// cpu
module cpu(clk,rst_n, iaddr, instr, wdata, we, addr, re, rdata, hlt);
Size: about 2,300 cells after synthesis, about 480 flip-flops, ~25,000 um2 of cells after synthesis.
make LEC_CHECK=0 CAP_MARGIN=20 CORE_MARGIN=2 CORE_UTILIZATION=40 SLEW_MARGIN=20 finish   # period 6.2 ns
run.sh (not shown) runs the stock make flow with config.mk's settings and CLKGATE_MAP_FILE=.
The baseline passed the timing, DRC and antenna checks.
Then changed:
--- a/flow/config.mk
+++ b/flow/config.mk
@@ -8,4 +8,6 @@
 export CAP_MARGIN = 20
 export CORE_MARGIN = 2
-export CORE_UTILIZATION = 40
+export CORE_UTILIZATION = 72
+export CTS_CLUSTER_SIZE = 40
+export SETUP_SLACK_MARGIN = -0.31
 export SLEW_MARGIN = 20
==> flow/constraint.sdc (replaced) <==
create_clock -name core_clock -period 4.26 [get_ports {clk}]
set_input_delay 0.8520 -clock core_clock [delete_from_list [all_inputs] [get_ports {clk}]]
set_output_delay 0.8520 -clock core_clock [all_outputs]
set_load 0.01 [all_outputs]
What happened: The changed run finished but failed the layout checks on negative setup slack; global-route usage grows by 33 points; count of clock-buffer cells in the layout shrinks by 6; final area grows by a few percent; wire length grows by about a fifth; final cell count shrinks by a few percent.
Then changed:
--- a/flow/config.mk
+++ b/flow/config.mk
@@ -6,8 +6,11 @@
 export NUM_CORES = 4
 export LEC_CHECK = 0
+export ABC_AREA = 1
 export CAP_MARGIN = 20
 export CORE_MARGIN = 2
 export CORE_UTILIZATION = 72
-export CTS_CLUSTER_SIZE = 40
-export SETUP_SLACK_MARGIN = -0.31
+export CTS_CLUSTER_DIAMETER = 231
+export CTS_CLUSTER_SIZE = 14
+export PLACE_DENSITY_LB_ADDON = 0.19
+export SETUP_SLACK_MARGIN = 0.51
 export SLEW_MARGIN = 20
==> flow/constraint.sdc (replaced) <==
create_clock -name core_clock -period 3.29 [get_ports {clk}]
set_input_delay 0.6580 -clock core_clock [delete_from_list [all_inputs] [get_ports {clk}]]
set_output_delay 0.6580 -clock core_clock [all_outputs]
set_load 0.01 [all_outputs]
Effect: The changed run failed in global routing (GRT-0116); synthesized cell count is higher by about a fifth; area after synthesis shrinks by a few percent; die size is lower by a few percent.
Then changed:
==> flow/config.mk (replaced) <==
export PLATFORM = sky130hd
export DESIGN_NAME = cpu
export DESIGN_NICKNAME = cpu
export VERILOG_FILES = /design/flow/design.v
export SDC_FILE = /design/flow/constraint.sdc
export NUM_CORES = 4
export LEC_CHECK = 0
export CAP_MARGIN = 20
export CORE_MARGIN = 2
export CORE_UTILIZATION = 72
export CTS_CLUSTER_SIZE = 32
export PLACE_DENSITY = 0.64
export SETUP_SLACK_MARGIN = 1.15
export SLEW_MARGIN = 20
==> flow/constraint.sdc (replaced) <==
create_clock -name core_clock -period 5.07 [get_ports {clk}]
set_input_delay 1.0140 -clock core_clock [delete_from_list [all_inputs] [get_ports {clk}]]
set_output_delay 1.0140 -clock core_clock [all_outputs]
set_load 0.01 [all_outputs]
What happened: The new run died in global routing, error GRT-0232; synthesized cell count goes down by about a fifth; synthesized area goes up by a few percent; die area goes up by a few percent.

========
cpu again, from the RTL that the note above started with.
==> flow/design.v (excerpt) <==
module cpu(clk,rst_n, iaddr, instr, wdata, we, addr, re, rdata, hlt);
input clk,rst_n;
input [15:0] instr;				 
input [15:0] rdata; 			 
output we, re; 
output [15:0] iaddr;			 
output [15:0] addr; 
output [15:0] wdata; 
output hlt;						 
wire [11:0] instr_ID_EX;		 
wire [15:0] src0,src1;			 
wire [15:0] dst_EX_DM;			 
wire [15:0] dst_ID_EX;			 
wire [15:0] pc_ID_EX;			 
wire [15:0] pc_EX_DM;			 
wire [15:0] rf_w_data_DM_WB;	 
wire [15:0] p0,p1;				 
wire [3:0] rf_p0_addr;			 
wire [3:0] rf_p1_addr;			 
wire [3:0] rf_dst_addr_DM_WB;	 
wire [2:0] alu_func_ID_EX;		 
wire [1:0] src0sel_ID_EX;		 
wire [1:0] src1sel_ID_EX;		 
wire [2:0] cc_ID_EX;			 
wire [15:0] p0_EX_DM;			 
wire stall_IM_ID,stall_ID_EX,stall_EX_DM;
wire flow_change_ID_EX,zr_EX_DM,br_instr_ID_EX,jmp_imm_ID_EX,jmp_reg_ID_EX,jmp_imm_EX_DM;
wire rf_re0,rf_re1,rf_we_DM_WB,dm_re_EX_DM,dm_we_EX_DM,clk_z_ID_EX,clk_nv_ID_EX;
wire hlt_DM_WB,byp0_EX,byp0_DM,byp1_EX,byp1_DM;
wire ov,zr,neg;
pc iPC(.clk(clk), .rst_n(rst_n), .stall_IM_ID(stall_IM_ID), .pc(iaddr), .dst_ID_EX(dst_ID_EX),
       .pc_ID_EX(pc_ID_EX), .pc_EX_DM(pc_EX_DM), .flow_change_ID_EX(flow_change_ID_EX));
id	iID(.clk(clk), .rst_n(rst_n), .instr(instr), .zr_EX_DM(zr_EX_DM), .br_instr_ID_EX(br_instr_ID_EX),
        .jmp_imm_ID_EX(jmp_imm_ID_EX), .jmp_reg_ID_EX(jmp_reg_ID_EX), .jmp_imm_EX_DM(jmp_imm_EX_DM), .rf_re0(rf_re0),
		.rf_re1(rf_re1), .rf_we_DM_WB(rf_we_DM_WB), .rf_p0_addr(rf_p0_addr), .rf_p1_addr(rf_p1_addr),
		.rf_dst_addr_DM_WB(rf_dst_addr_DM_WB), .alu_func_ID_EX(alu_func_ID_EX),
		.src0sel_ID_EX(src0sel_ID_EX), .src1sel_ID_EX(src1sel_ID_EX), .dm_re_EX_DM(dm_re_EX_DM),
		.dm_we_EX_DM(dm_we_EX_DM), .clk_z_ID_EX(clk_z_ID_EX), .clk_nv_ID_EX(clk_nv_ID_EX),
		.instr_ID_EX(instr_ID_EX), .cc_ID_EX(cc_ID_EX), .stall_IM_ID(stall_IM_ID),
		.stall_ID_EX(stall_ID_EX), .stall_EX_DM(stall_EX_DM), .hlt_DM_WB(hlt_DM_WB),
		.byp0_EX(byp0_EX), .byp0_DM(byp0_DM), .byp1_EX(byp1_EX), .byp1_DM(byp1_DM),
		.flow_change_ID_EX(flow_change_ID_EX));
rf iRF(.clk(clk), .p0_addr(rf_p0_addr), .p1_addr(rf_p1_addr), .p0(p0), .p1(p1),
       .re0(rf_re0), .re1(rf_re1), .dst_addr(rf_dst_addr_DM_WB), .dst(rf_w_data_DM_WB),
  ...
export LEC_CHECK = 0
export CAP_MARGIN = 20
export CORE_MARGIN = 2
export CORE_UTILIZATION = 62
export SLEW_MARGIN = 20
create_clock -name core_clock -period 4.88 [get_ports {clk}]
The starting point reached the layout checks and failed them: negative setup slack.
Then changed:
ABC_AREA = 1   (was not set)
CORE_UTILIZATION = 72   (was 62)
CTS_CLUSTER_DIAMETER = 190   (was not set)
CTS_CLUSTER_SIZE = 40   (was not set)
MAX_ROUTING_LAYER = met4   (was not set)
PLACE_DENSITY_LB_ADDON = 0.2   (was not set)
SETUP_SLACK_MARGIN = 1.06   (was not set)
clock period = 3.67 ns   (was 4.88 ns; I/O delays follow)
=> The new run aborted during 5_1_grt (GRT-0232). Synthesized area falls by 4.5%. Synthesized cell count rose by about 21%. Die size went down by 17%.
Then changed:
CTS_CLUSTER_SIZE = 15   (was 40)
MAX_ROUTING_LAYER = not set   (was met4)
SETUP_SLACK_MARGIN = -0.31   (was 1.06)
SLEW_MARGIN = 30   (was 20)
clock period = 3.58 ns   (was 3.67 ns; I/O delays follow)
=> With this change the flow finished with negative setup slack left. Die size is unchanged. Area after synthesis does not change. Synthesized cell count stays the same.
Then changed:
ABC_AREA = not set   (was 1)
CTS_CLUSTER_DIAMETER = 231   (was 190)
CTS_CLUSTER_SIZE = 71   (was 15)
HOLD_SLACK_MARGIN = -0.06   (was not set)
PLACE_DENSITY = 0.65   (was not set)
PLACE_DENSITY_LB_ADDON = not set   (was 0.2)
SETUP_SLACK_MARGIN = 0.35   (was -0.31)
SLEW_MARGIN = 10   (was 30)
clock period = 2.83 ns   (was 3.58 ns; I/O delays follow)
With this change the flow died in 5_1_grt.
Die size went up by 4.6%.
Area after synthesis went up by 4.7%.
Synthesized cell count went down by 18%.
Then changed:
ABC_AREA = 1   (was not set)
CORE_UTILIZATION = 71   (was 72)
CTS_CLUSTER_SIZE = 14   (was 71)
HOLD_SLACK_MARGIN = not set   (was -0.06)
PLACE_DENSITY = not set   (was 0.65)
PLACE_DENSITY_LB_ADDON = 0.19   (was not set)
SETUP_SLACK_MARGIN = 0.68   (was 0.35)
SLEW_MARGIN = 20   (was 10)
clock period = 4.86 ns   (was 2.83 ns; I/O delays follow)
What happened:
- This time the run finished clean
- synthesized area decreases by 4.5%
- synthesized cell count rises by 21%
- die size falls by 3.1%
Then changed:
ABC_AREA = not set   (was 1)
CELL_PAD_IN_SITES_GLOBAL_PLACEMENT = 2   (was not set)
CORE_MARGIN = 6   (was 2)
CORE_UTILIZATION = 26   (was 71)
CTS_CLUSTER_DIAMETER = not set   (was 231)
CTS_CLUSTER_SIZE = not set   (was 14)
GPL_TIMING_DRIVEN = 0   (was not set)
PLACE_DENSITY_LB_ADDON = not set   (was 0.19)
SETUP_SLACK_MARGIN = 1.39   (was 0.68)
clock period = 6.2 ns   (was 4.86 ns; I/O delays follow)
The changed run completed without violations.
Clock-buffer cell count increases by 1.
Wire length rises by 31%.
Hold slack loses 26 ps.
Maximum frequency went down by 14%.
Worst setup slack is better by 680 ps.

========
## job 8224
cpu again, from the RTL that the note above started with.
clock: 1.57 ns
lec_check: 0
abc_area: 1
cap_margin: 20
core_margin: 2
core_utilization: 64
slew_margin: 20
global routing (5_1_grt): job 8224 exited with error
### job 8224 -> job 9524
# job 8224
export LEC_CHECK = 0
export ABC_AREA = 1
export CAP_MARGIN = 20
export CORE_MARGIN = 2
export CORE_UTILIZATION = 64
export SLEW_MARGIN = 20
create_clock -name core_clock -period 1.57 [get_ports {clk}]
# job 9524
export LEC_CHECK = 0
export CAP_MARGIN = 20
export CORE_MARGIN = 2
export CORE_UTILIZATION = 62
export SLEW_MARGIN = 20
create_clock -name core_clock -period 5.89 [get_ports {clk}]
--- outcome ---
- Job 9524 reached the final stage; the timing, DRC and antenna checks on its layout passed.
- [compare] base=job 8224 new=job 9524: pre-CTS setup slack has increased, post-cts hold buffer count saw a decrease, buffer count from post-CTS setup fixing -104.
- Taking job 9524 over job 8224, the chip footprint ratio works out to 1.08.
- Number of distinct library cells after synthesis ended up 24 higher on job 9524 than on job 8224.
- Main logic family after synthesis = simple AND/OR/NAND/NOR gates: job 9524; main logic family after synthesis = AND-OR/OR-AND gates: job 8224
- When the final numbers for job 9524 and job 8224 were put side by side, the core area turned out to be smaller in job 8224.
- Looking at sequential element share of the synthesized area, job 9524 sits 2.4 points below job 8224.
- Job 9524 against job 8224: number of primary I/O pins neither gained nor lost much, compound-gate portion of the synthesized area lost 7.7 points, share of synthesized cell area in and, or, nand and nor gates neither gained nor lost much.
#### Input delta (job 6197 over job 9524)
# job 9524
export LEC_CHECK = 0
export CAP_MARGIN = 20
export CORE_MARGIN = 2
export CORE_UTILIZATION = 62
export SLEW_MARGIN = 20
create_clock -name core_clock -period 5.89 [get_ports {clk}]
# job 6197
export LEC_CHECK = 0
export CAP_MARGIN = 20
export CORE_MARGIN = 9
export CORE_UTILIZATION = 26
export SETUP_SLACK_MARGIN = 1.39
export SLEW_MARGIN = 20
create_clock -name core_clock -period 6.2 [get_ports {clk}]
==> comparison <==
- Job 6197 finished all stages; the layout is clean.
- Job 6197 vs. job 9524: combinational gate area went up by 1.2%.
- Job 6197 — number of standard-cell rows in the floorplan about 55% higher, job 9524 as reference
- Layout-stage area growth over the synthesis result (job 6197 over job 9524): increase, 4.4 points
- Share of the final layout cell area in sequential cells: job 6197 vs job 9524 down 1.6 points
- Maximum frequency went up by more than 10% going from job 9524 to job 6197.
- From job 9524 to job 6197, instance count of the mapped netlist did not move at all.
[inputs] job 7937 vs job 6197
# job 6197
export LEC_CHECK = 0
export CAP_MARGIN = 20
export CORE_MARGIN = 9
export CORE_UTILIZATION = 26
export SETUP_SLACK_MARGIN = 1.39
export SLEW_MARGIN = 20
create_clock -name core_clock -period 6.2 [get_ports {clk}]
# job 7937
export LEC_CHECK = 0
export CAP_MARGIN = 20
export CORE_MARGIN = 2
export CORE_UTILIZATION = 70
export CTS_CLUSTER_DIAMETER = 231
export SETUP_SLACK_MARGIN = -0.19
export SLEW_MARGIN = 20
create_clock -name core_clock -period 2.83 [get_ports {clk}]
Results
- Job 7937 failed in global routing (5_1_grt) with GRT-0232.
- From job 7937 to job 6197, count of different cell masters after synthesis did not move at all.
- Re maximum buffer depth of the clock tree: no difference whatsoever between job 7937 and job 6197.
- Job 7937 vs job 6197: x dimension of the die down in job 7937
- Between job 6197 and job 7937, cell total after placement decreased.
- What job 6197 reported for post-cts sizing count has to be multiplied by 3.5 to get the figure for job 7937.
- Total CTS buffers: job 7937 and job 6197 compared, higher one is job 6197
